## PCPU
module PCPU(
	input clock,
	input enable,
	input reset,
	input start,
	input [15:0] d_datain,
	input [15:0] i_datain,
	input [3:0] select_y,
	output wire [7:0] d_addr,
	output wire [15:0] d_dataout,
	output wire d_we,
	output wire [7:0] i_addr,
	output reg [15:0] y
);
For scale: about 3,200 cells after synthesis, about 280 flip-flops, ~89 I/O pins, about 0.026 mm² of cells after synthesis.
clock: 5.84 ns
lec_check: 0
abc_area: 0
cap_margin: 20
cell_pad_in_sites_detail_placement: 0
core_aspect_ratio: 0.76
core_margin: 2
core_utilization: 23
gpl_timing_driven: 0
max_routing_layer: met4
place_density_lb_addon: 0.18
slew_margin: 40
tns_end_percent: 95
run.sh (not shown) runs the stock make flow with config.mk's settings and CLKGATE_MAP_FILE=.
The baseline produced a layout that fails on negative setup slack.
==> next run, changes <==
Settings changed: ABC_AREA 0 to unset, CELL_PAD_IN_SITES_DETAIL_PLACEMENT 0 to unset, CORE_ASPECT_RATIO 0.76 to unset, CORE_UTILIZATION 23 to 36, GPL_TIMING_DRIVEN 0 to unset, MAX_ROUTING_LAYER met4 to unset, PLACE_DENSITY_LB_ADDON 0.18 to unset, SLEW_MARGIN 40 to 20, TNS_END_PERCENT 95 to unset.
Clock period 5.84 ns to 8.7 ns, I/O delays scaled along.
The changed run went through all stages and came out clean.
First-iteration DRC count came out lower by 23%.
Via count shrinks by 9.1%.
Global-route usage increases by 0.29 points.
Worst setup slack gains 2.3 ns.
Final area goes down by 4.8%.
Count of clock-buffer cells in the layout grows by 1.
Wire length goes down by 33%.
Critical path depth came out higher by 1.
==> next run, changes <==
Settings changed: CORE_UTILIZATION 36 to 52.
Clock period 8.7 ns to 5.21 ns, I/O delays scaled along.
What happened: Count of clock-buffer cells in the layout shrinks by 8. Flip-flop count is unchanged. Cell area climbs by 0.56%. Non-clock buffer count grows by 81.
==> next run, changes <==
Settings changed: CORE_UTILIZATION 52 to 40, SETUP_SLACK_MARGIN set to 0.16.
Clock period 5.21 ns to 5.23 ns, I/O delays scaled along.
Flip-flop count stays the same.
Clock skew went down by 0.017 ns.
Setup slack improved by 0.15 ns.
==> next run, changes <==
Settings changed: CORE_UTILIZATION 40 to 55, SETUP_SLACK_MARGIN 0.16 to unset.
Effect: Non-clock buffer count goes down by 29. Core utilization is higher by 16 points. Synthesized area stays the same. Register-to-register slack gets better by 0.13 ns. Clock skew increases by 0.0067 ns. Synthesized cell count does not change. Via count rises by a few percent. Design area came out lower slightly. Worst hold slack degrades by 0.025 ns. Wire length came out lower by a few percent.
==> next run, changes <==
Settings changed: CAP_MARGIN 20 to 40, CORE_UTILIZATION 55 to 72, CTS_CLUSTER_SIZE set to 35, PLACE_DENSITY set to 0.65, SETUP_SLACK_MARGIN set to 0.68.
Clock period 5.23 ns to 3.59 ns, I/O delays scaled along.
With this change the flow aborted during global routing (5_1_grt) (GRT-0116).
Synthesized cell count does not change.
Die size shrinks by a quarter to a third.
Synthesized area is unchanged.

PCPU again, from the RTL that the note above started with.
Settings: LEC_CHECK=0, CAP_MARGIN=20, CELL_PAD_IN_SITES_DETAIL_PLACEMENT=0, CELL_PAD_IN_SITES_GLOBAL_PLACEMENT=0, CORE_ASPECT_RATIO=0.85, CORE_MARGIN=2, CORE_UTILIZATION=61, CTS_CLUSTER_SIZE=44, GPL_ROUTABILITY_DRIVEN=1, GPL_TIMING_DRIVEN=1, HOLD_SLACK_MARGIN=0.13, SETUP_SLACK_MARGIN=-0.33, SLEW_MARGIN=5; clock period 3.4 ns.
The baseline finished but fails on negative setup slack.
Edit:
- CELL_PAD_IN_SITES_DETAIL_PLACEMENT: 0 -> 2
- CELL_PAD_IN_SITES_GLOBAL_PLACEMENT: 0 -> unset
- CORE_ASPECT_RATIO: 0.85 -> 1.75
- CORE_UTILIZATION: 61 -> 59
- CTS_CLUSTER_SIZE: 44 -> unset
- GPL_ROUTABILITY_DRIVEN: 1 -> unset
- GPL_TIMING_DRIVEN: 1 -> 0
- HOLD_SLACK_MARGIN: 0.13 -> unset
- SETUP_SLACK_MARGIN: -0.33 -> unset
- SLEW_MARGIN: 5 -> 20
- clock period: 3.4 -> 3.22 ns (I/O delays scaled with it)
After rerunning: The changed run did not get past 3_5_place_dp (DPL-0033); die size goes up by 3.5%; synthesized cell count does not change; synthesized area does not change.
Edit:
- CELL_PAD_IN_SITES_DETAIL_PLACEMENT: 2 -> unset
- CORE_ASPECT_RATIO: 1.75 -> unset
- CORE_UTILIZATION: 59 -> 40
- GPL_TIMING_DRIVEN: 0 -> unset
- clock period: 3.22 -> 5.5 ns (I/O delays scaled with it)
Effect: With this change the flow produced a clean layout; die size is higher by 46%; synthesized area stays the same; synthesized cell count stays the same.
Edit:
- ABC_AREA: unset -> 1
- CORE_UTILIZATION: 40 -> 72
- CTS_CLUSTER_DIAMETER: unset -> 218
- CTS_CLUSTER_SIZE: unset -> 99
- SETUP_SLACK_MARGIN: unset -> 0.89
- clock period: 5.5 -> 3.03 ns (I/O delays scaled with it)
Effect:
- The changed run stopped in 4_1_cts
- die area fell by about 45%
- synthesized cell count went up by about 24%
- area after synthesis came out lower by about 1.8%
Edit:
- ABC_AREA: 1 -> unset
- CORE_UTILIZATION: 72 -> 66
- CTS_CLUSTER_DIAMETER: 218 -> unset
- CTS_CLUSTER_SIZE: 99 -> unset
- SETUP_SLACK_MARGIN: 0.89 -> unset
- clock period: 3.03 -> 4.44 ns (I/O delays scaled with it)
The new run completed, yet does not pass: negative setup slack.
Die area goes up by roughly a tenth.
Area after synthesis grows slightly.
Synthesized cell count shrinks by about a fifth.
Edit:
- CAP_MARGIN: 20 -> 5
- CORE_UTILIZATION: 66 -> 72
- CTS_CLUSTER_SIZE: unset -> 35
- PLACE_DENSITY: unset -> 0.65
- SETUP_SLACK_MARGIN: unset -> 0.53
- clock period: 4.44 -> 3.63 ns (I/O delays scaled with it)
The new run did not get past 5_1_grt.
Die area goes down by a little under a tenth.
Area after synthesis is unchanged.
Synthesized cell count is unchanged.
